[design/flow/design.v]
module clk_div(
    input clk,
    input rst,
    output reg tick_1hz
    );
    parameter CLK_FREQ = 1000; 
    reg [31:0] cnt; 
    always @(posedge clk or posedge rst) begin
        if (rst) begin
            cnt <= 0;
            tick_1hz <= 0;
        end 
        else begin
            if (cnt >= CLK_FREQ - 1) begin
                cnt <= 0;
                tick_1hz <= 1;
            end 
            else begin
                cnt <= cnt + 1;
                tick_1hz <= 0; 
            end
        end
    end
endmodule
module time_counter(
    input clk,
    input rst,
    input tick_1hz,
    input adjust,    
    input up,        
    input up_ten,    
    output reg [3:0] cur_h_ten, cur_h_one,
    output reg [3:0] cur_m_ten, cur_m_one,
    output reg [3:0] cur_s_ten, cur_s_one,
    output reg [1:0] adjust_mode,
    output reg led4, led6, led8
    );
    reg prev_adjust, prev_up, prev_up_ten;
    wire adjust_pulse, up_pulse, up_ten_pulse;
    always @(posedge clk) begin
        prev_adjust <= adjust;
        prev_up     <= up;
        prev_up_ten <= up_ten;
    end
    assign adjust_pulse = adjust & (~prev_adjust);
    assign up_pulse     = up & (~prev_up);
    assign up_ten_pulse = up_ten & (~prev_up_ten);
    always @(posedge clk or posedge rst) begin
        if(rst) adjust_mode <= 0;
        else if(adjust_pulse) begin
            if(adjust_mode >= 3) adjust_mode <= 0;
            else adjust_mode <= adjust_mode + 1;
        end
    end
    always @(*) begin
        case(adjust_mode)
            2'd0: {led4, led6, led8} = 3'b111;  
            2'd1: {led4, led6, led8} = 3'b001;  
            2'd2: {led4, led6, led8} = 3'b010;  
            2'd3: {led4, led6, led8} = 3'b100;  
            default: {led4, led6, led8} = 3'b111;
        endcase
    end
    always @(posedge clk or posedge rst) begin
        if(rst) begin
            {cur_h_ten, cur_h_one} <= 0;
            {cur_m_ten, cur_m_one} <= 0;
            {cur_s_ten, cur_s_one} <= 0;
        end
        else begin
            if(adjust_mode == 0 && tick_1hz) begin
                if(cur_s_one == 9) begin
                    cur_s_one <= 0;
                    if(cur_s_ten == 5) begin
                        cur_s_ten <= 0;
                        if(cur_m_one == 9) begin
                            cur_m_one <= 0;
                            if(cur_m_ten == 5) begin
                                cur_m_ten <= 0;
                                if(cur_h_ten == 2 && cur_h_one == 3) begin
                                    cur_h_ten <= 0; cur_h_one <= 0;
                                end else if(cur_h_one == 9) begin
                                    cur_h_one <= 0; cur_h_ten <= cur_h_ten + 1;
                                end else begin
                                    cur_h_one <= cur_h_one + 1;
                                end
                            end else cur_m_ten <= cur_m_ten + 1;
                        end else cur_m_one <= cur_m_one + 1;
                    end else cur_s_ten <= cur_s_ten + 1;
                end else cur_s_one <= cur_s_one + 1;
            end
            else if(up_pulse) begin
                case(adjust_mode)
                    2'd1: begin  
                        if(cur_s_one == 9) begin
                             cur_s_one <= 0;
                             if(cur_s_ten == 5) cur_s_ten <= 0;
                              else cur_s_ten <= cur_s_ten + 1;
                        end else cur_s_one <= cur_s_one + 1;
                    end
                    2'd2: begin  
                        if(cur_m_one == 9) begin
                             cur_m_one <= 0;
                             if(cur_m_ten == 5) cur_m_ten <= 0; 
                             else cur_m_ten <= cur_m_ten + 1;
                        end else cur_m_one <= cur_m_one + 1;
                    end
                    2'd3: begin  
                        if(cur_h_ten == 2 && cur_h_one == 3) begin
                            cur_h_ten <= 0; cur_h_one <= 0;
                        end else if(cur_h_one == 9) begin
                            cur_h_one <= 0; cur_h_ten <= cur_h_ten + 1;
                        end else begin
                            cur_h_one <= cur_h_one + 1;
                        end
                    end
                endcase
            end
            else if(up_ten_pulse) begin
                case(adjust_mode)
                    2'd1: begin 
                        if(cur_s_ten >= 5) cur_s_ten <= 0;
                        else cur_s_ten <= cur_s_ten + 1;
                    end
                    2'd2: begin 
                        if(cur_m_ten >= 5) cur_m_ten <= 0;
                        else cur_m_ten <= cur_m_ten + 1;
                    end
                    2'd3: begin 
                        if(cur_h_ten == 2) begin
                            cur_h_ten <= 0;
                            cur_h_one <= cur_h_one + 6;
                        end
                        else if(cur_h_ten == 1 && cur_h_one >= 4) begin
                            cur_h_ten <= 0;
                            cur_h_one <= cur_h_one - 4;
                        end
                        else begin
                            cur_h_ten <= cur_h_ten + 1;
                        end
                    end
                endcase
            end
        end
    end
endmodule
module time_converter(
    input [3:0] h_ten, h_one, 
    input world_clock, h24,
    input usa, england, spain,
    output reg [3:0] disp_h_ten, disp_h_one,
    output reg am, pm
    );
    integer k_time;  
    integer w_time;  
    always @(*) begin
        k_time = h_ten * 10 + h_one;
        w_time = k_time; 
        if (world_clock) begin
            if (usa) begin      
                w_time = k_time - 14;
                if (w_time < 0) w_time = w_time + 24; 
            end
            else if (england) begin 
                w_time = k_time - 9;
                if (w_time < 0) w_time = w_time + 24;
            end
            else if (spain) begin   
                w_time = k_time - 8;
                if (w_time < 0) w_time = w_time + 24;
            end
        end
        am = 0; 
        pm = 0;
        if (h24 || world_clock) begin
        end
        else begin
            if (w_time < 12) begin
                am = 1; pm = 0;
                if (w_time == 0) w_time = 12;
            end
            else begin
                am = 0; pm = 1;
                if (w_time > 12) w_time = w_time - 12;
            end
        end
        disp_h_ten = w_time / 10;
        disp_h_one = w_time % 10;
    end
endmodule
module stopwatch(
    input clk, rst,
    input enable_mode, 
    input btn_start,
    input btn_reset,
    output reg [3:0] m_ten, m_one,
    output reg [3:0] s_ten, s_one,
    output reg [3:0] ms_ten, ms_one,
    output reg [3:0] lap_m10, lap_m1,
    output reg [3:0] lap_s10, lap_s1,
    output reg [3:0] lap_ms10, lap_ms1
    );
reg [18:0] cnt_div;
    wire tick_10ms;
    assign tick_10ms = (cnt_div == 10 - 1);
    always @(posedge clk or posedge rst) begin
        if(rst) cnt_div <= 0;
        else if(tick_10ms) cnt_div <= 0;
        else cnt_div <= cnt_div + 1;
    end
    reg prev_start, prev_reset;
    wire start_pulse = btn_start & ~prev_start;
    wire reset_pulse = btn_reset & ~prev_reset;
    always @(posedge clk) begin
        prev_start <= btn_start;
        prev_reset <= btn_reset;
    end
    reg running; 
    always @(posedge clk or posedge rst) begin
        if(rst) begin
            {m_ten, m_one, s_ten, s_one, ms_ten, ms_one} <= 0;
            {lap_m10, lap_m1, lap_s10, lap_s1, lap_ms10, lap_ms1} <= 0;
            running <= 0;
        end
        else if(enable_mode) begin 
            if(start_pulse) begin
                running <= ~running;
                if (running) begin
                    lap_m10 <= m_ten; lap_m1 <= m_one;
                    lap_s10 <= s_ten; lap_s1 <= s_one;
                    lap_ms10 <= ms_ten; lap_ms1 <= ms_one;
                end
            end
            if(reset_pulse) begin
                running <= 0;
                {m_ten, m_one, s_ten, s_one, ms_ten, ms_one} <= 0;
                {lap_m10, lap_m1, lap_s10, lap_s1, lap_ms10, lap_ms1} <= 0;
            end
            if(running && tick_10ms) begin
                if(ms_one == 9) begin
                    ms_one <= 0;
                    if(ms_ten == 9) begin
                        ms_ten <= 0;
                        if(s_one == 9) begin
                            s_one <= 0;
                            if(s_ten == 5) begin
                                s_ten <= 0;
                                if(m_one == 9) begin
                                    m_one <= 0;
                                    if(m_ten == 5) m_ten <= 0;
                                    else m_ten <= m_ten + 1;
                                end else m_one <= m_one + 1;
                            end else s_ten <= s_ten + 1;
                        end else s_one <= s_one + 1;
                    end else ms_ten <= ms_ten + 1;
                end else ms_one <= ms_one + 1;
            end
        end
    end
endmodule
module timer(
    input clk, rst,
    input enable_mode,
    input btn_start,
    input btn_min,
    input btn_sec,
    input btn_clear,
    input btn_stop_alarm,
    output reg [3:0] tm_m10, tm_m1,
    output reg [3:0] tm_s10, tm_s1,
    output reg [3:0] set_m10, set_m1,
    output reg [3:0] set_s10, set_s1,
    output reg alarm_on
    );
    reg [31:0] cnt;
    wire tick_1hz;
    parameter CLK_FREQ = 1000;
    assign tick_1hz = (cnt == CLK_FREQ - 1);
    always @(posedge clk or posedge rst) begin
        if(rst) cnt <= 0;
        else if(cnt >= CLK_FREQ - 1) cnt <= 0; 
        else cnt <= cnt + 1;
    end
    reg prev_start, prev_min, prev_sec, prev_clear, prev_stop;
    wire start_pulse = btn_start & ~prev_start;
    wire min_pulse   = btn_min   & ~prev_min;
    wire sec_pulse   = btn_sec   & ~prev_sec;
    wire clear_pulse = btn_clear & ~prev_clear;
    wire stop_pulse  = btn_stop_alarm & ~prev_stop;
    always @(posedge clk) begin
        prev_start <= btn_start; prev_min <= btn_min; prev_sec <= btn_sec;
        prev_clear <= btn_clear; prev_stop <= btn_stop_alarm;
    end
    reg running; 
    wire is_zero = (tm_m10==0 && tm_m1==0 && tm_s10==0 && tm_s1==0);
    always @(posedge clk or posedge rst) begin
        if(rst) begin
            {tm_m10, tm_m1, tm_s10, tm_s1} <= 0;
            {set_m10, set_m1, set_s10, set_s1} <= 0;
            running <= 0; alarm_on <= 0;
        end
        else if(enable_mode) begin
            if (alarm_on && stop_pulse) begin 
                alarm_on <= 0; 
                running <= 0; 
            end
            else if (clear_pulse) begin
                {tm_m10, tm_m1, tm_s10, tm_s1} <= 0;
                {set_m10, set_m1, set_s10, set_s1} <= 0;
                running <= 0; alarm_on <= 0;
            end
            else if(!running && !alarm_on) begin
                if(min_pulse) begin 
                    if(tm_m1 == 9) begin 
                        tm_m1<=0; tm_m10<=tm_m10+1; 
                        set_m1<=0; set_m10<=set_m10+1; 
                    end 
                    else begin 
                        tm_m1 <= tm_m1 + 1;
                        set_m1 <= set_m1 + 1;          
                    end
                end
                if(sec_pulse) begin 
                    if(tm_s10 == 5) begin
                        tm_s10 <= 0; 
                        set_s10 <= 0;                  
                    end 
                    else begin
                        tm_s10 <= tm_s10 + 1;
                        set_s10 <= set_s10 + 1;        
                    end
                    tm_s1 <= 0; set_s1 <= 0; 
                end
            end
            if(start_pulse && !alarm_on && !is_zero) running <= ~running;
            if(running && tick_1hz) begin
                if(is_zero) begin 
                    running <= 0; 
                    alarm_on <= 1; 
                end
                else begin
                    if(tm_s1 == 0) begin
                        tm_s1 <= 9;
                        if(tm_s10 == 0) begin
                            tm_s10 <= 5;
                            if(tm_m1 == 0) begin
                                tm_m1 <= 9;
                                if(tm_m10 > 0) tm_m10 <= tm_m10 - 1;
                            end else tm_m1 <= tm_m1 - 1;
                        end else tm_s10 <= tm_s10 - 1;
                    end else tm_s1 <= tm_s1 - 1;
                end
            end
        end
        else begin 
            alarm_on <= 0; 
            running <= 0; 
        end
    end
endmodule
module alarm(
    input clk, rst,
    input enable_set,
    input btn_min,
    input btn_hour,
    input btn_stop,
    input btn_toggle,
    input btn_clear,
    input [3:0] cur_h_ten, cur_h_one,
    input [3:0] cur_m_ten, cur_m_one,
    input [3:0] cur_s_ten, cur_s_one,
    output reg [3:0] al_h_ten, al_h_one,
    output reg [3:0] al_m_ten, al_m_one,
    output reg alarm_trigger, 
    output reg alarm_enabled  
    );
    reg prev_min, prev_hour, prev_stop, prev_toggle, prev_clear;
    wire min_pulse    = btn_min    & ~prev_min;
    wire hour_pulse   = btn_hour   & ~prev_hour;
    wire stop_pulse   = btn_stop   & ~prev_stop;
    wire toggle_pulse = btn_toggle & ~prev_toggle;
    wire clear_pulse  = btn_clear  & ~prev_clear;
    always @(posedge clk) begin
        prev_min    <= btn_min;
        prev_hour   <= btn_hour;
        prev_stop   <= btn_stop;
        prev_toggle <= btn_toggle;
        prev_clear  <= btn_clear;
    end
    always @(posedge clk or posedge rst) begin
        if(rst) begin
            {al_h_ten, al_h_one, al_m_ten, al_m_one} <= 0;
            alarm_enabled <= 0; 
        end
        else begin
            if (toggle_pulse) alarm_enabled <= ~alarm_enabled;
            if(enable_set) begin
                if(clear_pulse) begin
                    {al_h_ten, al_h_one, al_m_ten, al_m_one} <= 0;
                end
                if(min_pulse) begin 
                    if(al_m_one == 9) begin al_m_one <= 0;
                    if(al_m_ten == 5) al_m_ten <= 0; 
                    else al_m_ten <= al_m_ten + 1; end 
                    else al_m_one <= al_m_one + 1;
                end
                if(hour_pulse) begin 
                     if(al_h_ten == 2 && al_h_one == 3) begin al_h_ten <= 0;
                     al_h_one <= 0; end 
                     else if(al_h_one == 9) begin al_h_one <= 0;
                     al_h_ten <= al_h_ten + 1; end 
                     else al_h_one <= al_h_one + 1;
                end
            end
        end
    end
    reg is_ringing; 
    always @(posedge clk or posedge rst) begin
        if (rst) is_ringing <= 0;
        else begin
            if (!alarm_enabled || (is_ringing && stop_pulse)) is_ringing <= 0;
            else if (alarm_enabled && !enable_set && !is_ringing) begin
                if ({cur_h_ten, cur_h_one, cur_m_ten, cur_m_one} == {al_h_ten, al_h_one, al_m_ten, al_m_one} &&
                    cur_s_ten == 0 && cur_s_one == 0) is_ringing <= 1; 
            end
        end
    end
    always @(*) alarm_trigger = is_ringing;
endmodule
module display_controller(
    input clk,
    input rst, 
    input [3:0] h_ten, h_one, 
    input [3:0] m_ten, m_one, 
    input [3:0] s_ten, s_one,
    input world_clock, use_alarm,
    input usa, england, spain,
    output reg [7:0] seg_com,  
    output reg [7:0] seg_data, 
    output reg [7:0] seg7
    );
    reg [19:0] seg_clk_div;
    wire seg_scan_clk;
    assign seg_scan_clk = seg_clk_div[1]; 
    always @(posedge clk or posedge rst) begin
        if (rst) seg_clk_div <= 0;
        else seg_clk_div <= seg_clk_div + 1;
    end
    reg [2:0] seg_scan_cnt;
    wire seg_scan_en = (seg_clk_div[1:0] == 2'b01);
    always @(posedge clk or posedge rst) begin
        if (rst) seg_scan_cnt <= 0;
        else if (seg_scan_en) begin
            if (seg_scan_cnt == 5) seg_scan_cnt <= 0;
            else seg_scan_cnt <= seg_scan_cnt + 1;
        end
    end
    reg [3:0] current_digit;
    always @(*) begin
        seg_data = 8'b1111_1111; 
        case (seg_scan_cnt)
            3'd0: begin
                seg_com = 8'b1101_1111; 
                current_digit = h_ten;
            end
            3'd1: begin
                seg_com = 8'b1110_1111;
                current_digit = h_one;
            end
            3'd2: begin
                seg_com = 8'b1111_0111;
                current_digit = m_ten;
            end
            3'd3: begin
                seg_com = 8'b1111_1011; 
                current_digit = m_one;
            end
            3'd4: begin
                seg_com = 8'b1111_1101; 
                current_digit = s_ten;
            end
            3'd5: begin
                seg_com = 8'b1111_1110; 
                current_digit = s_one;
            end
            default: begin
                seg_com = 8'b1111_1111;
                current_digit = 4'd0;
            end
        endcase
        case (current_digit)
            4'h0: seg_data[6:0] = ~7'b100_0000;
            4'h1: seg_data[6:0] = ~7'b111_1001;
            4'h2: seg_data[6:0] = ~7'b010_0100;
            4'h3: seg_data[6:0] = ~7'b011_0000;
            4'h4: seg_data[6:0] = ~7'b001_1001;
            4'h5: seg_data[6:0] = ~7'b001_0010;
            4'h6: seg_data[6:0] = ~7'b000_0010;
            4'h7: seg_data[6:0] = ~7'b111_1000;
            4'h8: seg_data[6:0] = ~7'b000_0000;
            4'h9: seg_data[6:0] = ~7'b001_0000;
            default: seg_data[6:0] = 7'b000_0000;
        endcase
        if (seg_scan_cnt == 3'd1 || seg_scan_cnt == 3'd3) 
             seg_data[7] = 1'b1;
        else 
             seg_data[7] = 1'b0;
    end 
    always @(posedge clk or posedge rst) begin
        if(rst) seg7 <= 8'b0000_0000; 
        else begin
            if(world_clock) begin
                if(usa)      
                    seg7 <= 8'b0011_1110; 
                else if(england) 
                    seg7 <= 8'b0111_1001; 
                else if(spain)   
                    seg7 <= 8'b0110_1101; 
                else 
                    seg7 <= 8'b0000_0000; 
            end
            else 
                seg7 <= 8'b0000_0000;
        end
    end
endmodule
module lcd_controller(
    input clk, rst,     
    input h24, world_clock,
    input sw_stopwatch, sw_timer, sw_alarm_set,
    input alarm_enabled,
    input usa, england, spain, 
    input [3:0] stp_m10, stp_m1, stp_s10, stp_s1, stp_ms10, stp_ms1,
    input [3:0] set_m10, set_m1, set_s10, set_s1,
    input [3:0] al_h10, al_h1, al_m10, al_m1,
    output reg LCD_RS, LCD_RW, LCD_E,
    output reg [7:0] LCD_DATA
    );
    reg [31:0] lcd_clk_div;
    wire lcd_tick;
    assign lcd_tick = (lcd_clk_div == 3 - 1);
    always @(posedge clk or posedge rst) begin
        if (rst) lcd_clk_div <= 0;
        else if (lcd_tick) lcd_clk_div <= 0;
        else lcd_clk_div <= lcd_clk_div + 1;
    end
    always @(posedge clk or posedge rst) begin
        if (rst) LCD_E <= 0;
        else if (lcd_clk_div < 1) LCD_E <= 1; 
        else LCD_E <= 0;
    end
    reg [7:0] lcd_state;
    reg [7:0] lcd_data_reg;
    reg lcd_rs_reg;
    reg [4:0] char_idx; 
    always @(posedge clk or posedge rst) begin
        if (rst) begin
            lcd_state <= 0;
            LCD_RW <= 0; LCD_RS <= 0; LCD_DATA <= 8'h00;
            char_idx <= 0;
            lcd_rs_reg <= 0; lcd_data_reg <= 8'h00;
        end 
        else begin
            if (lcd_tick) begin 
                case (lcd_state)
                    0:  begin lcd_rs_reg <= 0; lcd_data_reg <= 8'h38; lcd_state <= 1; end 
                    1:  begin lcd_state <= 2; end 
                    2:  begin lcd_rs_reg <= 0; lcd_data_reg <= 8'h38; lcd_state <= 3; end 
                    3:  begin lcd_state <= 4; end
                    4:  begin lcd_rs_reg <= 0; lcd_data_reg <= 8'h0C; lcd_state <= 5; end 
                    5:  begin lcd_state <= 6; end
                    6:  begin lcd_rs_reg <= 0; lcd_data_reg <= 8'h01; lcd_state <= 7; end 
                    7:  begin lcd_state <= 8; end
                    8:  begin lcd_rs_reg <= 0; lcd_data_reg <= 8'h06; lcd_state <= 9; end 
                    9:  begin lcd_state <= 10; end
                    10: begin lcd_rs_reg <= 0; lcd_data_reg <= 8'h80; char_idx <= 0; lcd_state <= 11; end 
                    11: begin 
                        lcd_rs_reg <= 1;
                        if (sw_stopwatch) begin
                            case(char_idx)
                                0: lcd_data_reg <= "M"; 1: lcd_data_reg <= "O"; 2: lcd_data_reg <= "D"; 3: lcd_data_reg <= "E";
                                4: lcd_data_reg <= " "; 5: lcd_data_reg <= ":"; 6: lcd_data_reg <= " ";
                                7: lcd_data_reg <= "S"; 8: lcd_data_reg <= "T"; 9: lcd_data_reg <= "O"; 10: lcd_data_reg <= "P"; 
                                11: lcd_data_reg <= "W"; 12: lcd_data_reg <= "A"; 13: lcd_data_reg <= "T"; 14: lcd_data_reg <= "C"; 15: lcd_data_reg <= "H";
                            endcase
                        end
                        else if (sw_timer) begin
                            case(char_idx)
                                0: lcd_data_reg <= "M"; 1: lcd_data_reg <= "O"; 2: lcd_data_reg <= "D"; 3: lcd_data_reg <= "E";
                                4: lcd_data_reg <= " "; 5: lcd_data_reg <= ":"; 6: lcd_data_reg <= " ";
                                7: lcd_data_reg <= "T"; 8: lcd_data_reg <= "I"; 9: lcd_data_reg <= "M"; 10: lcd_data_reg <= "E"; 
                                11: lcd_data_reg <= "R"; 12: lcd_data_reg <= " "; 13: lcd_data_reg <= " "; 14: lcd_data_reg <= " "; 15: lcd_data_reg <= " ";
                            endcase
                        end
                        else if (sw_alarm_set) begin
                            case(char_idx)
                                0: lcd_data_reg <= "A"; 1: lcd_data_reg <= "L"; 2: lcd_data_reg <= "A"; 3: lcd_data_reg <= "R"; 
                                4: lcd_data_reg <= "M"; 5: lcd_data_reg <= " "; 6: lcd_data_reg <= "S"; 7: lcd_data_reg <= "E"; 
                                8: lcd_data_reg <= "T"; 9: lcd_data_reg <= " "; 10: lcd_data_reg <= ":"; 11: lcd_data_reg <= " "; 
                                12: lcd_data_reg <= (alarm_enabled) ? "O" : "O";
                                13: lcd_data_reg <= (alarm_enabled) ? "N" : "F";
                                14: lcd_data_reg <= (alarm_enabled) ? " " : "F";
                                15: lcd_data_reg <= " ";
                            endcase
                        end
                        else begin
                            case(char_idx)
                                0: lcd_data_reg <= "M"; 1: lcd_data_reg <= "O"; 2: lcd_data_reg <= "D"; 3: lcd_data_reg <= "E";
                                4: lcd_data_reg <= " "; 5: lcd_data_reg <= ":"; 6: lcd_data_reg <= " ";
                                7: lcd_data_reg <= (h24) ? "2" : "1";
                                8: lcd_data_reg <= (h24) ? "4" : "2"; 
                                9: lcd_data_reg <= "H"; 
                                10: lcd_data_reg <= " "; 11: lcd_data_reg <= "T"; 12: lcd_data_reg <= "Y"; 13: lcd_data_reg <= "P"; 14: lcd_data_reg <= "E"; 15: lcd_data_reg <= " ";
                            endcase
                        end
                        if(char_idx < 15) char_idx <= char_idx + 1;
                        else lcd_state <= 12;
                    end
                    12: begin lcd_rs_reg <= 0; lcd_data_reg <= 8'hC0; char_idx <= 0; lcd_state <= 13; end 
                    13: begin
                        lcd_rs_reg <= 1;
                        if (sw_stopwatch) begin
                            case(char_idx)
                                0: lcd_data_reg <= "L"; 1: lcd_data_reg <= "A"; 2: lcd_data_reg <= "P"; 
                                3: lcd_data_reg <= " "; 4: lcd_data_reg <= ":"; 5: lcd_data_reg <= " ";
                                6: lcd_data_reg <= stp_m10 + "0"; 7: lcd_data_reg <= stp_m1 + "0";
                                8: lcd_data_reg <= ":";  
                                9: lcd_data_reg <= stp_s10 + "0"; 10: lcd_data_reg <= stp_s1 + "0";
                                11: lcd_data_reg <= ":";  
                                12: lcd_data_reg <= stp_ms10 + "0"; 13: lcd_data_reg <= stp_ms1 + "0";
                                14: lcd_data_reg <= " "; 15: lcd_data_reg <= " ";
                            endcase
                        end
                        else if (sw_timer) begin
                            case(char_idx)
                                0: lcd_data_reg <= "S"; 1: lcd_data_reg <= "E"; 2: lcd_data_reg <= "T"; 
                                3: lcd_data_reg <= " "; 4: lcd_data_reg <= ":"; 5: lcd_data_reg <= " ";
                                6: lcd_data_reg <= set_m10 + "0"; 7: lcd_data_reg <= set_m1 + "0";
                                8: lcd_data_reg <= ":";
                                9: lcd_data_reg <= set_s10 + "0"; 10: lcd_data_reg <= set_s1 + "0";
                                default: lcd_data_reg <= " "; 
                            endcase
                        end
                        else if (sw_alarm_set) begin
                            case(char_idx)
                                0: lcd_data_reg <= "T"; 1: lcd_data_reg <= "I"; 2: lcd_data_reg <= "M"; 3: lcd_data_reg <= "E"; 
                                4: lcd_data_reg <= " "; 5: lcd_data_reg <= ":"; 6: lcd_data_reg <= " ";
                                7: lcd_data_reg <= al_h10 + "0"; 8: lcd_data_reg <= al_h1 + "0";
                                9: lcd_data_reg <= ":";
                                10: lcd_data_reg <= al_m10 + "0"; 11: lcd_data_reg <= al_m1 + "0";
                                default: lcd_data_reg <= " ";
                            endcase
                        end
                        else begin
                            case(char_idx)
                                0: lcd_data_reg <= "Z"; 1: lcd_data_reg <= "O"; 2: lcd_data_reg <= "N"; 3: lcd_data_reg <= "E";
                                4: lcd_data_reg <= " "; 5: lcd_data_reg <= ":"; 6: lcd_data_reg <= " ";
                                default: begin
                                    if (world_clock && usa) begin
                                        case(char_idx)
                                            7: lcd_data_reg <= "U"; 8: lcd_data_reg <= "S"; 9: lcd_data_reg <= "A"; 10: lcd_data_reg <= " "; 
                                            11: lcd_data_reg <= "("; 12: lcd_data_reg <= "N"; 13: lcd_data_reg <= "Y"; 14: lcd_data_reg <= ")"; 15: lcd_data_reg <= " ";
                                        endcase
                                    end
                                    else if (world_clock && england) begin
                                        case(char_idx)
                                            7: lcd_data_reg <= "U"; 8: lcd_data_reg <= "K"; 9: lcd_data_reg <= " "; 10: lcd_data_reg <= "("; 
                                            11: lcd_data_reg <= "L"; 12: lcd_data_reg <= "O"; 13: lcd_data_reg <= "N"; 14: lcd_data_reg <= ")"; 15: lcd_data_reg <= " ";
                                        endcase
                                    end
                                    else if (world_clock && spain) begin
                                        case(char_idx)
                                            7: lcd_data_reg <= "S"; 8: lcd_data_reg <= "P"; 9: lcd_data_reg <= "A"; 10: lcd_data_reg <= "I"; 
                                            11: lcd_data_reg <= "N"; 12: lcd_data_reg <= " "; 13: lcd_data_reg <= " "; 14: lcd_data_reg <= " "; 15: lcd_data_reg <= " ";
                                        endcase
                                    end
                                    else begin
                                        case(char_idx)
                                            7: lcd_data_reg <= "K"; 8: lcd_data_reg <= "O"; 9: lcd_data_reg <= "R"; 10: lcd_data_reg <= "E"; 
                                            11: lcd_data_reg <= "A"; 12: lcd_data_reg <= " "; 13: lcd_data_reg <= " "; 14: lcd_data_reg <= " "; 15: lcd_data_reg <= " ";
                                        endcase
                                    end
                                end
                            endcase
                        end
                        if(char_idx < 15) char_idx <= char_idx + 1; 
                        else lcd_state <= 14; 
                    end
                    14: begin lcd_rs_reg <= 0; lcd_data_reg <= 8'h02; lcd_state <= 15; end 
                    15: begin lcd_state <= 10; end 
                    default: lcd_state <= 0;
                endcase
                LCD_RS <= lcd_rs_reg;
                LCD_DATA <= lcd_data_reg;
                LCD_RW <= 0; 
            end
        end
    end
endmodule
module clock(
    input clk,
    input rst,
    input adjust, up, up_ten,
    input h24, world_clock,
    input usa, england, spain,
    input sw_stopwatch,
    input sw_timer,
    input sw_alarm_set,
    input btn_stp_start,
    input btn_stp_reset,
    input btn_alarm_toggle,
    input btn_alarm_stop,
    output [7:0] seg_data, seg_com, seg7,
    output am, pm,
    output led4, led6, led8, 
    output LCD_RS, LCD_RW, LCD_E,
    output [7:0] LCD_DATA,
    output [3:0] rgb_r,
    output piezo_out 
    );
    wire tick_1hz;
    wire [1:0] adjust_mode;
    wire [3:0] cur_h_ten, cur_h_one, cur_m_ten, cur_m_one, cur_s_ten, cur_s_one;
    wire [3:0] disp_h_ten, disp_h_one; 
    wire [3:0] stp_m10, stp_m1, stp_s10, stp_s1, stp_ms10, stp_ms1;
    wire [3:0] stp_run_m10, stp_run_m1, stp_run_s10, stp_run_s1, stp_run_ms10, stp_run_ms1;
    wire [3:0] stp_lap_m10, stp_lap_m1, stp_lap_s10, stp_lap_s1, stp_lap_ms10, stp_lap_ms1;
    wire [3:0] tm_m10, tm_m1, tm_s10, tm_s1;
    wire [3:0] tm_set_m10, tm_set_m1, tm_set_s10, tm_set_s1;
    wire timer_alarm_on; 
    wire [3:0] al_h10, al_h1, al_m10, al_m1;
    wire real_alarm_trig; 
    wire alarm_is_on;     
    reg [3:0] final_h_ten, final_h_one, final_m_ten, final_m_one, final_s_ten, final_s_one;
    clk_div u_clk_div( .clk(clk), .rst(rst), .tick_1hz(tick_1hz) );
    time_counter u_counter(
        .clk(clk), .rst(rst), .tick_1hz(tick_1hz),
        .adjust( adjust & ~sw_stopwatch & ~sw_timer & ~sw_alarm_set ), 
        .up(     up     & ~sw_stopwatch & ~sw_timer & ~sw_alarm_set ), 
        .up_ten( up_ten & ~sw_stopwatch & ~sw_timer & ~sw_alarm_set ),
        .cur_h_ten(cur_h_ten), .cur_h_one(cur_h_one),
        .cur_m_ten(cur_m_ten), .cur_m_one(cur_m_one),
        .cur_s_ten(cur_s_ten), .cur_s_one(cur_s_one),
        .adjust_mode(adjust_mode),
        .led4(led4), .led6(led6), .led8(led8) 
    );
    time_converter u_converter(
        .h_ten(cur_h_ten), .h_one(cur_h_one),
        .world_clock(world_clock), .h24(h24),
        .usa(usa), .england(england), .spain(spain),
        .disp_h_ten(disp_h_ten), .disp_h_one(disp_h_one),
        .am(am), .pm(pm)
    );
    stopwatch u_stopwatch(
        .clk(clk), .rst(rst),
        .enable_mode(sw_stopwatch),
        .btn_start(btn_stp_start), .btn_reset(btn_stp_reset),
        .m_ten(stp_run_m10), .m_one(stp_run_m1),
        .s_ten(stp_run_s10), .s_one(stp_run_s1),
        .ms_ten(stp_run_ms10), .ms_one(stp_run_ms1),
        .lap_m10(stp_lap_m10), .lap_m1(stp_lap_m1),
        .lap_s10(stp_lap_s10), .lap_s1(stp_lap_s1),
        .lap_ms10(stp_lap_ms10), .lap_ms1(stp_lap_ms1)
    );
   timer u_timer(
        .clk(clk), .rst(rst),
        .enable_mode(sw_timer),
        .btn_start(adjust),
        .btn_min(up_ten),
        .btn_sec(up),
        .btn_clear(btn_stp_reset),
        .btn_stop_alarm(btn_alarm_stop),
        .tm_m10(tm_m10), .tm_m1(tm_m1), 
        .tm_s10(tm_s10), .tm_s1(tm_s1),
        .set_m10(tm_set_m10), .set_m1(tm_set_m1), 
        .set_s10(tm_set_s10),
        .set_s1(tm_set_s1),
        .alarm_on(timer_alarm_on)
    );
    alarm u_alarm(
        .clk(clk), .rst(rst),
        .enable_set(sw_alarm_set), 
        .btn_min(up),              
        .btn_hour(up_ten),         
        .btn_stop(btn_alarm_stop),     
        .btn_toggle(btn_alarm_toggle), 
        .btn_clear(btn_stp_reset),     
        .cur_h_ten(cur_h_ten), .cur_h_one(cur_h_one),
        .cur_m_ten(cur_m_ten), .cur_m_one(cur_m_one),
        .cur_s_ten(cur_s_ten), .cur_s_one(cur_s_one),
        .al_h_ten(al_h10), .al_h_one(al_h1),
        .al_m_ten(al_m10), .al_m_one(al_m1),
        .alarm_trigger(real_alarm_trig),
        .alarm_enabled(alarm_is_on) 
    );
    always @(*) begin
        if (sw_stopwatch) begin 
            final_h_ten = stp_run_m10;  final_h_one = stp_run_m1;
            final_m_ten = stp_run_s10;  final_m_one = stp_run_s1;
            final_s_ten = stp_run_ms10; final_s_one = stp_run_ms1;
        end
        else if (sw_timer) begin
            final_h_ten = 0;        final_h_one = 0;
            final_m_ten = tm_m10;   final_m_one = tm_m1;
            final_s_ten = tm_s10;   final_s_one = tm_s1;
        end
        else if (sw_alarm_set) begin
            final_h_ten = al_h10;   final_h_one = al_h1; 
            final_m_ten = al_m10;   final_m_one = al_m1;
            final_s_ten = 0;        final_s_one = 0;
        end
        else begin
            final_h_ten = disp_h_ten; final_h_one = disp_h_one;
            final_m_ten = cur_m_ten;  final_m_one = cur_m_one;
            final_s_ten = cur_s_ten;  final_s_one = cur_s_one;
        end
    end
    reg [15:0] piezo_cnt;
    reg piezo_wave;
    always @(posedge clk or posedge rst) begin
        if(rst) begin piezo_cnt <= 0; piezo_wave <= 0; end
        else begin
            piezo_wave <= ~piezo_wave; 
        end
    end
    assign piezo_out = (timer_alarm_on | real_alarm_trig) ? piezo_wave : 1'b0;
    reg [8:0] blink_cnt; 
    always @(posedge clk or posedge rst) begin
        if(rst) blink_cnt <= 0; else blink_cnt <= blink_cnt + 1;
    end
    wire blink_sig = blink_cnt[8]; 
    wire blink_red = (timer_alarm_on | real_alarm_trig) ? blink_sig : 1'b0; 
    assign rgb_r = {blink_red, blink_red, blink_red, blink_red}; 
    display_controller u_display(
        .clk(clk), .rst(rst),
        .h_ten(final_h_ten), .h_one(final_h_one),
        .m_ten(final_m_ten), .m_one(final_m_one),
        .s_ten(final_s_ten), .s_one(final_s_one),
        .world_clock(world_clock), .use_alarm(1'b0),
        .usa(usa), .england(england), .spain(spain),
        .seg_com(seg_com), .seg_data(seg_data), .seg7(seg7)
    );
    lcd_controller u_lcd(
        .clk(clk), .rst(rst),
        .h24(h24), .world_clock(world_clock),
        .sw_stopwatch(sw_stopwatch),
        .sw_timer(sw_timer),
        .sw_alarm_set(sw_alarm_set), 
        .alarm_enabled(alarm_is_on), 
        .usa(usa), .england(england), .spain(spain),
        .stp_m10(stp_lap_m10), .stp_m1(stp_lap_m1),
        .stp_s10(stp_lap_s10), .stp_s1(stp_lap_s1),
        .stp_ms10(stp_lap_ms10), .stp_ms1(stp_lap_ms1),
        .set_m10(tm_set_m10), .set_m1(tm_set_m1),
        .set_s10(tm_set_s10), .set_s1(tm_set_s1),
        .al_h10(al_h10), .al_h1(al_h1),
        .al_m10(al_m10), .al_m1(al_m1),
        .LCD_RS(LCD_RS), .LCD_RW(LCD_RW),
        .LCD_E(LCD_E), .LCD_DATA(LCD_DATA)
    );
endmodule
[design/flow/run.sh]
#!/bin/bash
# the make line also repeats each setting of config.mk as NAME=value (left out here)
make -C /OpenROAD-flow-scripts/flow DESIGN_CONFIG=/design/flow/config.mk WORK_HOME=/design/flow/orfs CLKGATE_MAP_FILE= finish
[design/flow/config.mk]
export PLATFORM = sky130hd
export DESIGN_NAME = clock
export DESIGN_NICKNAME = clock
export VERILOG_FILES = /design/flow/design.v
export SDC_FILE = /design/flow/constraint.sdc
export NUM_CORES = 4
export LEC_CHECK = 0
export CAP_MARGIN = 20
export CELL_PAD_IN_SITES_DETAIL_PLACEMENT = 0
export CELL_PAD_IN_SITES_GLOBAL_PLACEMENT = 0
export CORE_MARGIN = 2
export CORE_UTILIZATION = 16
export CTS_CLUSTER_SIZE = 44
export GPL_TIMING_DRIVEN = 0
export MAX_ROUTING_LAYER = met4
export PLACE_DENSITY_LB_ADDON = 0.07
export SETUP_SLACK_MARGIN = 2.28
export SLEW_MARGIN = 0
export TNS_END_PERCENT = 40
[design/flow/constraint.sdc]
create_clock -name core_clock -period 29.3 [get_ports {clk}]
set_input_delay 5.8600 -clock core_clock [delete_from_list [all_inputs] [get_ports {clk}]]
set_output_delay 5.8600 -clock core_clock [all_outputs]
set_load 0.01 [all_outputs]
==> results of run 1 <==
## layer usage
metal / vias up / global-route usage / part of all wire
li1: 9333 / - / -
met1: 9665 / 0.175 / 0.49
met2: 441 / 0.194 / 0.45
met3: 108 / 0.0195 / 0.043
met4: 0 / 0.0361 / 0.025
met5: - / - / 0
## final cells by class
cell class / instances / area share
inverters: 87 / 0.0130
clock inverters: 16 / 0.00986
clock buffers: 68 / 0.0533
plain buffers: 128 / 0.0210
flip-flops and latches: 309 / 0.298
repair buffers: 64 / 0.0267
well taps: 1755 / 0.0852
multi-input cells: 2015 / 0.492
diodes: 4 / 0.000388
## per-stage QoR
stage	std cells	worst slack, ns	instance area [sq um]	hold slack [ns]
6_report	4446	6.36	25800	0.422
5_1_grt	4443	5.39	25800	0.446
4_1_cts	4440	6.41	25700	0.425
3_5_place_dp	4356	6.46	24100	0.417
3_3_place_gp	4347	6.47	24000	0.402
2_1_floorplan	2539	9.60	21200	0.383
==> impl_metrics.yaml, run 1 <==
# implementation run metrics
synth:
  most_common_cell: "nand2_1"
  synth-edff-count: 0
  synthXorXnorAreaFrac: 0.0628
  ys_seq_elements: 309
  syn-instance-count: 2493
  yosys.area_share.aoi: 0.215
  ys_warn_count: 9
  synth_cell_types: 116
  area_leaders: "dfrtp_1, nand2_1, ha_1"
  common_cells: "nand2_1, dfrtp_1, nor2_1, o21ai_0, a21oi_1"
  simple_gate_share: 0.233
  fa_ha_area_frac: 0.0511
  logic_family: "simple AND/OR/NAND/NOR gates"
  async_flop_share: 0.968
  netlist.area_leader.share: 0.354
  mux_area_frac: 0.0316
  synth_area_sq_um: 21100
  ff_type: "dfrtp_1"
  yosys_cells: 2493
  syn_area_per_cell_sq_um: 8.45
  ys_seq_share: 0.365
  yosysChipArea_sq_um: 21100
  yosysTopAreaCell: "dfrtp_1"
detailed_routing:
  drc_errors: 0
  postRouteAntennaNets: 0
  routedWlPerCell_um: 19.0
  vias: 19500
  viasPerCell: 4.40
  drtIter0Drc: 1453
  routed_wl_mm: 84.5
  dr.pass1.iters: 6
finish:
  combGateArea_sq_um: 12700
  synthToLayoutAreaGrowth_pct: 22.4
  register_area_sq_um: 7680
  nets: 2752
  nFillCells: 14600
  fin_util: 0.197
placed_design:
  place_congestion: 0.852
  dpl.hpwl_mm: 64.0
  portBuffers: 53
timing:
  drv_slew: 0
  finalClockPeriodUsage: 0.783
  fin_crit_ns: 22.94
  fmax_ghz: 0.0436
  worst_slew_pin_slew_ns: 1.15
  tns_ns: 0
  hold_viol: 0
  setup_viol: 0
  rsz0062_at_grt: "no"
  finalClockSkew_ns: 0.0334
  slew_headroom: 0.227
hold_path:
  hp-start: "u_display.seg_clk_div[0]$_DFF_PP0_"
  min_path_type: "register to register"
  whs_path_depth: 1
  hold_end: "u_display.seg_clk_div[0]$_DFF_PP0_"
setup_path:
  cp.arrival_ns: 17.08
  rr_endpoint: "u_lcd.lcd_data_reg[3]$_DFFE_PP0P_"
  crit_family: "AND-OR/OR-AND gates"
  setup.worst_path.start: "england"
  crit_fanout: 10
  critical_path_class: "input pin to output port"
  slowest_delay_ns: 0.65
  crit_required_ns: 23.44
  rr_startpoint: "u_lcd.char_idx[1]$_DFFE_PP0P_"
  crit_path_top_delay_cell: "clkdlybuf4s50_1"
  worst_setup_path_start_kind: "input pin"
  critPathBufInv: 8
  crit_end: "seg_data[3]"
  r2r_slack_ns: 24.13
  cp.depth: 40
  cp-end-kind: "output port"
  worstRegToRegCells: 16
clocking:
  cts_resized: 0
  h-tree-depth: 2
  cts_setup_buffers: 0
  clockRootBuffer: "clkbuf_16"
  cts_buffers: 46
  cts_sinks: 309
  cts_tree: "done"
  cts_hold_buf: 0
  worstSkewPairLatency_ns: 0.64
  cts_buffer_depth: 3
  clk_pin_slew_ns: 0.05
die:
  fp.dieW_um: 367
  fp.dieH_um: 367
  rows: 133
  coreArea_sq_um: 131000
  initial_core_util: 0.161
  chipArea_sq_um: 135000
  top_level_ports: 62
global_route:
  grt_pass1_wl_mm: 130
  track_usage: 0.128
  antenna_found_initial: 5
  gr-total-overflow: 0
  first_global_vias: 19800
  grt_max_degree: 114
run_status:
  status: "finished clean"
flow_run:
  openroad.warnings: 64
  max_cap_violations: 0
==> inputs of run 2 (changes only) <==
ABC_AREA = 1   (was not set)
CELL_PAD_IN_SITES_DETAIL_PLACEMENT = not set   (was 0)
CELL_PAD_IN_SITES_GLOBAL_PLACEMENT = not set   (was 0)
CORE_ASPECT_RATIO = 0.88   (was not set)
CORE_UTILIZATION = 72   (was 16)
CTS_CLUSTER_DIAMETER = 44   (was not set)
CTS_CLUSTER_SIZE = 88   (was 44)
GPL_ROUTABILITY_DRIVEN = 1   (was not set)
GPL_TIMING_DRIVEN = not set   (was 0)
HOLD_SLACK_MARGIN = -0.07   (was not set)
MAX_ROUTING_LAYER = not set   (was met4)
PLACE_DENSITY_LB_ADDON = 0.28   (was 0.07)
SETUP_SLACK_MARGIN = 2.6   (was 2.28)
SLEW_MARGIN = 20   (was 0)
TNS_END_PERCENT = 5   (was 40)
clock period = 10.3 ns   (was 29.3 ns; I/O delays follow)
==> run 2 against run 1 <==
Against the previous run: now fails the layout checks on negative setup slack; final area down 0.54%; critical endpoint is now seg_data[4]; synthesized cell count up 18%; sequential share of layout area up 0.16 points; core utilization up 70 points; highest routed layer unchanged; non-clock buffer count up 107.
==> impl_metrics.yaml, run 2 <==
# implementation run metrics
clocking:
  h-tree-depth: 2
  cts_sinks: 309
  cts_buffer_depth: 3
  cts_hold_buf: 0
  cts_buffers: 35
  cts_tree: "done"
  worstSkewPairLatency_ns: 0.58
  clockRootBuffer: "clkbuf_16"
  clk_pin_slew_ns: 0.08
detailed_routing:
  viasPerCell: 6.58
  drc_errors: 0
  routed_wl_mm: 76.3
  vias: 24200
  routedWlPerCell_um: 20.8
  dr.pass1.iters: 22
  postRouteAntennaNets: 0
  drtIter0Drc: 4592
placed_design:
  portBuffers: 57
  place_congestion: 1.10
  dpl.hpwl_mm: 48.2
  post_dp_cell_area_sq_um: 23700
setup_path:
  worst_setup_path_start_kind: "register"
  r2r_slack_ns: 5.76
  rr_startpoint: "u_stopwatch.cnt_div[5]$_DFF_PP0_"
  critPathBufInv: 14
  slowest_delay_ns: 0.61
  crit_family: "simple AND/OR/NAND/NOR gates"
  rr_endpoint: "u_stopwatch.m_ten[3]$_DFFE_PP0P_"
  critical_path_class: "register to output port"
  cp.depth: 75
  setup.worst_path.start: "u_counter.cur_h_ten[1]$_DFFE_PP0P_"
  crit_end: "seg_data[4]"
  crit_fanout: 5
  cp.arrival_ns: 9.72
  crit_required_ns: 8.24
  critPathMostFrequentCell: "nand2_2"
  cp-end-kind: "output port"
  crit_path_top_delay_cell: "fa_2"
  worstRegToRegCells: 13
synth:
  common_cells: "nand2_1, inv_1, nor2_1, dfrtp_1, nand3_1"
  yosysChipArea_sq_um: 21000
  yosys.area_share.aoi: 0.146
  mux_area_frac: 0.000476
  syn-instance-count: 2940
  synthXorXnorAreaFrac: 0.0274
  most_common_cell: "nand2_1"
  syn_area_per_cell_sq_um: 7.15
  logic_family: "simple AND/OR/NAND/NOR gates"
  fa_ha_area_frac: 0.0507
  ys_seq_share: 0.365
  yosysTopAreaCell: "dfrtp_1"
  synth_cell_types: 71
  netlist.area_leader.share: 0.355
  yosys_cells: 2940
  ff_type: "dfrtp_1"
  ys_warn_count: 9
  synth-edff-count: 0
  ys_seq_elements: 309
  synth_area_sq_um: 21000
  simple_gate_share: 0.306
  async_flop_share: 0.968
  area_leaders: "dfrtp_1, nand2_1, inv_1"
global_route:
  grt_pass1_wl_mm: 116
  grt_max_degree: 160
  first_global_vias: 23200
  antenna_found_initial: 1
  track_usage: 0.478
  gr-total-overflow: 0
finish:
  final_area_sq_um: 25600
  combGateArea_sq_um: 12000
  nets: 3356
  register_area_sq_um: 7680
  synthToLayoutAreaGrowth_pct: 21.9
  nFillCells: 1348
  fin_util: 0.894
die:
  initial_core_util: 0.734
  chipArea_sq_um: 30600
  rows: 58
  fp.dieH_um: 164
  fp.dieW_um: 186
  coreArea_sq_um: 28700
  top_level_ports: 62
timing:
  finalClockSkew_ns: 0.0340
  rsz0062_at_grt: "yes"
  worst_slew_pin_slew_ns: 1.08
  hold_viol: 0
  fin_ws_ns: -1.48
  fmax_ghz: 0.0849
  fin_crit_ns: 11.78
  drv_slew: 0
  finalClockPeriodUsage: 1.14
  holdWs_ns: 0.418
  slew_headroom: 0.272
  setup_viol: 7
hold_path:
  whs_path_depth: 1
  hold_end: "piezo_wave$_DFF_PP0_"
  min_path_type: "register to register"
  hp-start: "piezo_wave$_DFF_PP0_"
flow_run:
  max_cap_violations: 0
  openroad.warnings: 67
run_status:
  status: "failed layout checks"
  so.violations: "negative setup slack"
-- run 2: through the flow --
step / worst slack (ns) / setup TNS [ns] / std cells
after global placement: -1.21 / -8.36 / 3579
after detailed placement: -1.54 / -10.58 / 3579
after CTS: -1.11 / -7.30 / 3660
after global routing: -2.05 / -13.80 / 3672
after floorplan: -0.0537 / -0.183 / 2986
final: -1.48 / -9.90 / 3672
-- run 2: final cells by class --
class                      instances  area share
multi-input combinational       2113       0.468
sequential                       309       0.300
timing repair buffer             299      0.0939
clock inverter                    23      0.0105
clock buffer                      40      0.0357
antenna                            1   0.0000976
inverter                         497      0.0733
tap                              390      0.0190
-- run 2: per-layer routing --
layer | global-route usage | wire length (um)
met1 | 0.587 | 26800
met2 | 0.758 | 33800
met3 | 0.141 | 10300
met4 | 0.263 | 5470
met5 | 0 | 0
-- run 2: timing repair --
action / CTS / global route
buffers inserted: 18 / 11
pin swaps: 56 / 56
resized: 86 / 66
setup endpoints to repair: 7 / 7
==> inputs of run 3 (changes only) <==
ABC_AREA = not set   (was 1)
CORE_ASPECT_RATIO = not set   (was 0.88)
CORE_UTILIZATION = 57   (was 72)
CTS_CLUSTER_DIAMETER = not set   (was 44)
CTS_CLUSTER_SIZE = not set   (was 88)
GPL_ROUTABILITY_DRIVEN = not set   (was 1)
HOLD_SLACK_MARGIN = not set   (was -0.07)
PLACE_DENSITY_LB_ADDON = not set   (was 0.28)
SETUP_SLACK_MARGIN = not set   (was 2.6)
TNS_END_PERCENT = not set   (was 5)
clock period = 15.9 ns   (was 10.3 ns; I/O delays follow)
==> run 3 against run 2 <==
Against the previous run: the run now finishes clean; cell count down 17%; highest routed layer unchanged; critical endpoint is now seg_data[3]; synthesized cell count down 15%; sequential share of layout area up 2.6 points.
==> impl_metrics.yaml, run 3 <==
# implementation run metrics
setup_path:
  crit_required_ns: 12.72
  worstRegToRegCells: 14
  critical_path_class: "input pin to output port"
  r2r_slack_ns: 11.10
  critPathMostFrequentCell: "ha_1"
  crit_family: "AND-OR/OR-AND gates"
  crit_end: "seg_data[3]"
  cp.arrival_ns: 12.17
  worst_setup_path_start_kind: "input pin"
  rr_endpoint: "u_lcd.lcd_data_reg[1]$_DFFE_PP0P_"
  critPathBufInv: 4
  rr_startpoint: "u_lcd.char_idx[3]$_DFFE_PP0P_"
  cp.depth: 35
  crit_path_top_delay_cell: "clkdlybuf4s50_1"
  setup.worst_path.start: "spain"
  slowest_delay_ns: 0.66
  cp-end-kind: "output port"
  crit_fanout: 10
detailed_routing:
  viasPerCell: 6.34
  drc_errors: 0
  dr.pass1.iters: 6
  routed_wl_mm: 60.4
  routedWlPerCell_um: 19.7
  postRouteAntennaNets: 0
  drtIter0Drc: 1909
  vias: 19400
synth:
  synth_area_sq_um: 21100
  common_cells: "nand2_1, dfrtp_1, nor2_1, o21ai_0, a21oi_1"
  yosys_cells: 2493
  synth-edff-count: 0
  yosys.area_share.aoi: 0.215
  syn_area_per_cell_sq_um: 8.45
  yosysTopAreaCell: "dfrtp_1"
  mux_area_frac: 0.0316
  synth_cell_types: 116
  ff_type: "dfrtp_1"
  logic_family: "simple AND/OR/NAND/NOR gates"
  syn-instance-count: 2493
  netlist.area_leader.share: 0.354
  most_common_cell: "nand2_1"
  ys_seq_elements: 309
  simple_gate_share: 0.233
  ys_seq_share: 0.365
  fa_ha_area_frac: 0.0511
  yosysChipArea_sq_um: 21100
  async_flop_share: 0.968
  ys_warn_count: 9
  synthXorXnorAreaFrac: 0.0628
  area_leaders: "dfrtp_1, nand2_1, ha_1"
global_route:
  grt_pass1_wl_mm: 97.8
  grt_max_degree: 82
  track_usage: 0.314
  antenna_found_initial: 1
  gr-total-overflow: 0
  first_global_vias: 18600
clocking:
  h-tree-depth: 2
  cts_tree: "done"
  cts_buffers: 36
  worstSkewPairLatency_ns: 0.55
  cts_hold_buf: 0
  cts_buffer_depth: 3
  clockRootBuffer: "clkbuf_16"
  cts_sinks: 309
  clk_pin_slew_ns: 0.06
finish:
  nets: 2665
  final_area_sq_um: 23600
  nFillCells: 3116
  combGateArea_sq_um: 12800
  final_cells: 3060
  synthToLayoutAreaGrowth_pct: 12.1
  register_area_sq_um: 7690
placed_design:
  place_congestion: 0.966
  post_dp_cell_area_sq_um: 22200
  dp.cells: 2981
  portBuffers: 57
  dpl.hpwl_mm: 43.4
die:
  coreArea_sq_um: 36500
  initial_core_util: 0.577
  fp.dieW_um: 196
  top_level_ports: 62
  chipArea_sq_um: 38500
  fp.dieH_um: 196
  rows: 70
timing:
  tns_ns: 0
  finalClockPeriodUsage: 0.965
  fin_crit_ns: 15.35
  hold_viol: 0
  slew_headroom: 0.330
  worst_slew_pin_slew_ns: 1.01
  holdWs_ns: 0.406
  drv_slew: 0
  fmax_ghz: 0.0652
  finalClockSkew_ns: 0.0129
  setup_viol: 0
flow_run:
  openroad.warnings: 63
  max_cap_violations: 0
run_status:
  status: "finished clean"
hold_path:
  min_path_type: "register to register"
  hold_end: "piezo_wave$_DFF_PP0_"
  hp-start: "piezo_wave$_DFF_PP0_"
  whs_path_depth: 1
-- run 3: final cells by class --
class	instances	area share
tap	468	0.0248
clock inverter	18	0.00769
antenna	1	0.000106
timing repair buffer	115	0.0422
sequential	309	0.326
inverter	87	0.0143
clock buffer	47	0.0434
multi-input combinational	2015	0.542
-- run 3: per-stage QoR --
step | utilization | setup slack [ns]
after detailed placement | 0.607 | 0.164
after global placement | 0.607 | 0.460
after CTS | 0.640 | 0.105
final | 0.646 | 0.552
after global routing | 0.646 | -0.0776
after floorplan | - | 1.56
-- run 3: what timing repair did --
action                                  4_1_cts  5_1_grt
buffers inserted                              0       12
endpoints found under the setup margin        1        7
pin swaps                                     0        5
endpoints found under the hold margin         0        0
gates resized                                 1       29
-- run 3: layer usage --
layer | vias to the layer above | routed length (um) | track usage
met1 | 9307 | 26200 | 0.428
met5 | - | 0 | 0
met3 | 171 | 4220 | 0.0492
li1 | 9140 | - | -
met2 | 772 | 27700 | 0.505
met4 | 0 | 2320 | 0.126
==> inputs of run 4 (changes only) <==
CORE_UTILIZATION = 40   (was 57)
clock period = 28.4 ns   (was 15.9 ns; I/O delays follow)
==> run 4 against run 3 <==
Against the previous run: worst setup slack gained 6.3 ns; critical path type unchanged; clock skew grew 0.0059 ns; first-iteration DRC count shrank 10%; critical path depth rose by 3; via count is 1.2% lower; final area rose by 0.33%; synthesized area is the same; non-clock buffer count down 27; sequential share of layout area fell by 0.12 points; critical endpoint unchanged.
==> impl_metrics.yaml, run 4 <==
# implementation run metrics
run_status:
  status: "finished clean"
hold_path:
  min_path_type: "register to register"
  hp-start: "piezo_wave$_DFF_PP0_"
  hold_end: "piezo_wave$_DFF_PP0_"
  whs_path_depth: 1
synth:
  synth_cell_types: 116
  most_common_cell: "nand2_1"
  synth-edff-count: 0
  syn_area_per_cell_sq_um: 8.45
  yosys_cells: 2493
  ys_warn_count: 9
  netlist.area_leader.share: 0.354
  area_leaders: "dfrtp_1, nand2_1, ha_1"
  fa_ha_area_frac: 0.0511
  yosys.area_share.aoi: 0.215
  ff_type: "dfrtp_1"
  common_cells: "nand2_1, dfrtp_1, nor2_1, o21ai_0, a21oi_1"
  synthXorXnorAreaFrac: 0.0628
  ys_seq_elements: 309
  async_flop_share: 0.968
  synth_area_sq_um: 21100
  yosysTopAreaCell: "dfrtp_1"
  logic_family: "simple AND/OR/NAND/NOR gates"
  simple_gate_share: 0.233
  ys_seq_share: 0.365
  yosysChipArea_sq_um: 21100
  syn-instance-count: 2493
  mux_area_frac: 0.0316
clocking:
  cts_tree: "done"
  clk_pin_slew_ns: 0.06
  cts_resized: 0
  cts_buffers: 37
  cts_setup_buffers: 0
  cts_hold_buf: 0
  cts_sinks: 309
  cts_buffer_depth: 3
  h-tree-depth: 2
  clockRootBuffer: "clkbuf_16"
  worstSkewPairLatency_ns: 0.56
die:
  initial_core_util: 0.402
  top_level_ports: 62
  fp.dieW_um: 233
  rows: 84
  chipArea_sq_um: 54500
  coreArea_sq_um: 52300
  fp.dieH_um: 233
timing:
  fmax_ghz: 0.0464
  worst_slew_pin_slew_ns: 1.05
  finalClockSkew_ns: 0.0188
  hold_viol: 0
  fin_crit_ns: 21.54
  setup_viol: 0
  rsz0062_at_grt: "no"
  tns_ns: 0
  finalClockPeriodUsage: 0.758
  drv_slew: 0
  slew_headroom: 0.282
detailed_routing:
  viasPerCell: 5.89
  routedWlPerCell_um: 19.2
  dr.pass1.iters: 6
  routed_wl_mm: 62.6
  vias: 19200
  drc_errors: 0
  drtIter0Drc: 1718
  postRouteAntennaNets: 0
  antennaDiodeCount: 0
setup_path:
  setup.worst_path.start: "england"
  slowest_delay_ns: 0.81
  critPathBufInv: 5
  rr_endpoint: "u_stopwatch.m_ten[3]$_DFFE_PP0P_"
  crit_family: "AND-OR/OR-AND gates"
  cp.depth: 38
  worst_setup_path_start_kind: "input pin"
  worstRegToRegCells: 9
  crit_end: "seg_data[3]"
  crit_path_top_delay_cell: "a221oi_2"
  cp-end-kind: "output port"
  rr_startpoint: "u_stopwatch.cnt_div[14]$_DFF_PP0_"
  critical_path_class: "input pin to output port"
  critPathMostFrequentCell: "ha_1"
  cp.arrival_ns: 15.86
  crit_fanout: 18
  crit_required_ns: 22.72
  r2r_slack_ns: 23.60
placed_design:
  dpl.hpwl_mm: 45.8
  portBuffers: 57
  place_congestion: 0.958
  post_dp_cell_area_sq_um: 22300
finish:
  nets: 2639
  synthToLayoutAreaGrowth_pct: 12.4
  final_area_sq_um: 23700
  nFillCells: 5125
global_route:
  antenna_found_initial: 0
  track_usage: 0.231
  grt_max_degree: 115
  grt_pass1_wl_mm: 101
  gr-total-overflow: 0
  first_global_vias: 18100
flow_run:
  openroad.warnings: 63
  max_cap_violations: 0
-- run 4: stage by stage --
step	util	hold slack, ns	setup WS [ns]	std cells
2_1_floorplan	-	0.383	9.06	2539
3_3_place_gp	0.427	0.398	7.13	3186
3_5_place_dp	0.427	0.401	6.86	3186
4_1_cts	0.452	0.410	6.83	3252
5_1_grt	0.452	0.436	5.96	3253
6_report	0.452	0.407	6.86	3253
-- run 4: area by class of cell --
class | count | area (sq um) | area share
timing repair buffer | 88 | 788 | 0.0333
tap | 688 | 861 | 0.0364
clock buffer | 50 | 1070 | 0.0450
multi-input combinational | 2015 | 12700 | 0.536
sequential | 309 | 7680 | 0.325
clock inverter | 16 | 249 | 0.0105
inverter | 87 | 334 | 0.0141
-- run 4: per-layer routing --
| layer | wire (um) | global-route usage | vias up |
|---|---|---|---|
| met1 | 28200 | 0.324 | 9227 |
| met3 | 4280 | 0.0387 | 140 |
| met4 | 2330 | 0.0876 | 0 |
| met2 | 27800 | 0.358 | 712 |
| li1 | - | - | 9081 |
| met5 | 0 | 0 | - |
==> inputs of run 5 (changes only) <==
CORE_UTILIZATION = 68   (was 40)
HOLD_SLACK_MARGIN = 0.16   (was not set)
clock period = 20.0 ns   (was 28.4 ns; I/O delays follow)
==> run 5 against run 4 <==
Against the previous run: still clean; non-clock buffer count down 3.
==> impl_metrics.yaml, run 5 <==
# implementation run metrics
flow_run:
  openroad.warnings: 65
  max_cap_violations: 0
detailed_routing:
  routed_wl_mm: 61.8
  dr.pass1.iters: 8
  postRouteAntennaNets: 0
  antennaDiodeCount: 0
  routedWlPerCell_um: 20.9
  drc_errors: 0
  drtIter0Drc: 2625
  vias: 20100
  viasPerCell: 6.82
placed_design:
  post_dp_cell_area_sq_um: 22000
  dpl.hpwl_mm: 42.8
  portBuffers: 57
  place_congestion: 1.03
  dp.cells: 2891
setup_path:
  rr_endpoint: "u_stopwatch.m_ten[1]$_DFFE_PP0P_"
  crit_fanout: 18
  crit_path_top_delay_cell: "a221oi_2"
  critPathBufInv: 5
  cp.depth: 38
  critical_path_class: "input pin to output port"
  crit_end: "seg_data[3]"
  cp.arrival_ns: 14.34
  r2r_slack_ns: 14.99
  critPathMostFrequentCell: "ha_1"
  crit_required_ns: 16.00
  worst_setup_path_start_kind: "input pin"
  slowest_delay_ns: 0.84
  cp-end-kind: "output port"
  crit_family: "AND-OR/OR-AND gates"
  rr_startpoint: "u_stopwatch.cnt_div[15]$_DFF_PP0_"
  worstRegToRegCells: 9
  setup.worst_path.start: "england"
synth:
  ys_warn_count: 9
  synth_cell_types: 116
  synth-edff-count: 0
  yosys.area_share.aoi: 0.215
  synth_area_sq_um: 21100
  mux_area_frac: 0.0316
  yosys_cells: 2493
  fa_ha_area_frac: 0.0511
  synthXorXnorAreaFrac: 0.0628
  area_leaders: "dfrtp_1, nand2_1, ha_1"
  simple_gate_share: 0.233
  yosysTopAreaCell: "dfrtp_1"
  common_cells: "nand2_1, dfrtp_1, nor2_1, o21ai_0, a21oi_1"
  ff_type: "dfrtp_1"
  ys_seq_elements: 309
  ys_seq_share: 0.365
  netlist.area_leader.share: 0.354
  async_flop_share: 0.968
  logic_family: "simple AND/OR/NAND/NOR gates"
  most_common_cell: "nand2_1"
  syn-instance-count: 2493
  yosysChipArea_sq_um: 21100
  syn_area_per_cell_sq_um: 8.45
timing:
  tns_ns: 0
  finalClockSkew_ns: 0.0223
  holdWs_ns: 0.415
  fin_crit_ns: 18.34
  finalClockPeriodUsage: 0.917
  drv_slew: 0
  hold_viol: 0
  rsz0062_at_grt: "no"
  setup_viol: 0
  worst_slew_pin_slew_ns: 1.09
  slew_headroom: 0.265
  fmax_ghz: 0.0545
clocking:
  worstSkewPairLatency_ns: 0.53
  h-tree-depth: 2
  cts_sinks: 309
  cts_hold_buf: 0
  cts_resized: 0
  cts_setup_buffers: 0
  cts_buffer_depth: 3
  clk_pin_slew_ns: 0.06
  cts_buffers: 34
  clockRootBuffer: "clkbuf_16"
  cts_tree: "done"
hold_path:
  whs_path_depth: 1
  hp-start: "piezo_wave$_DFF_PP0_"
  min_path_type: "register to register"
  hold_end: "piezo_wave$_DFF_PP0_"
finish:
  combGateArea_sq_um: 12700
  final_cells: 2953
  final_area_sq_um: 23100
  nFillCells: 2037
  register_area_sq_um: 7680
  synthToLayoutAreaGrowth_pct: 9.77
  fin_util: 0.758
  nets: 2633
global_route:
  grt_max_degree: 143
  antenna_found_initial: 1
  grt_use_met3: 0.0667
  first_global_vias: 19300
  grt_pass1_wl_mm: 100
  gr-usage-met1: 0.487
  grtUsageMet2: 0.623
  grt-busiest-layer: "met2"
  track_usage: 0.374
  gr-total-overflow: 0
die:
  coreArea_sq_um: 30500
  rows: 64
  chipArea_sq_um: 32400
  initial_core_util: 0.690
  fp.dieW_um: 180
  fp.dieH_um: 180
  top_level_ports: 62
run_status:
  status: "finished clean"
==> run 5: final cells by class <==
type                    count  area share
inverters                  87      0.0145
clock buffers              41      0.0397
multi-input cells        2015       0.549
clock inverters            20     0.00969
flip-flops and latches    309       0.332
repair buffers             85      0.0335
well taps                 396      0.0214
==> run 5: per-layer routing <==
metal  vias to the layer above  wire length (um)
met2                      1318             29200
met5                         -                 0
met3                       263              6000
li1                       9078                 -
met4                         0              2820
met1                      9473             23800
==> run 5: stage by stage <==
step / setup slack (ns)
CTS: 1.77
detailed placement: 1.81
global placement: 2.22
finish: 1.66
global route: 0.838
floorplan: 4.02
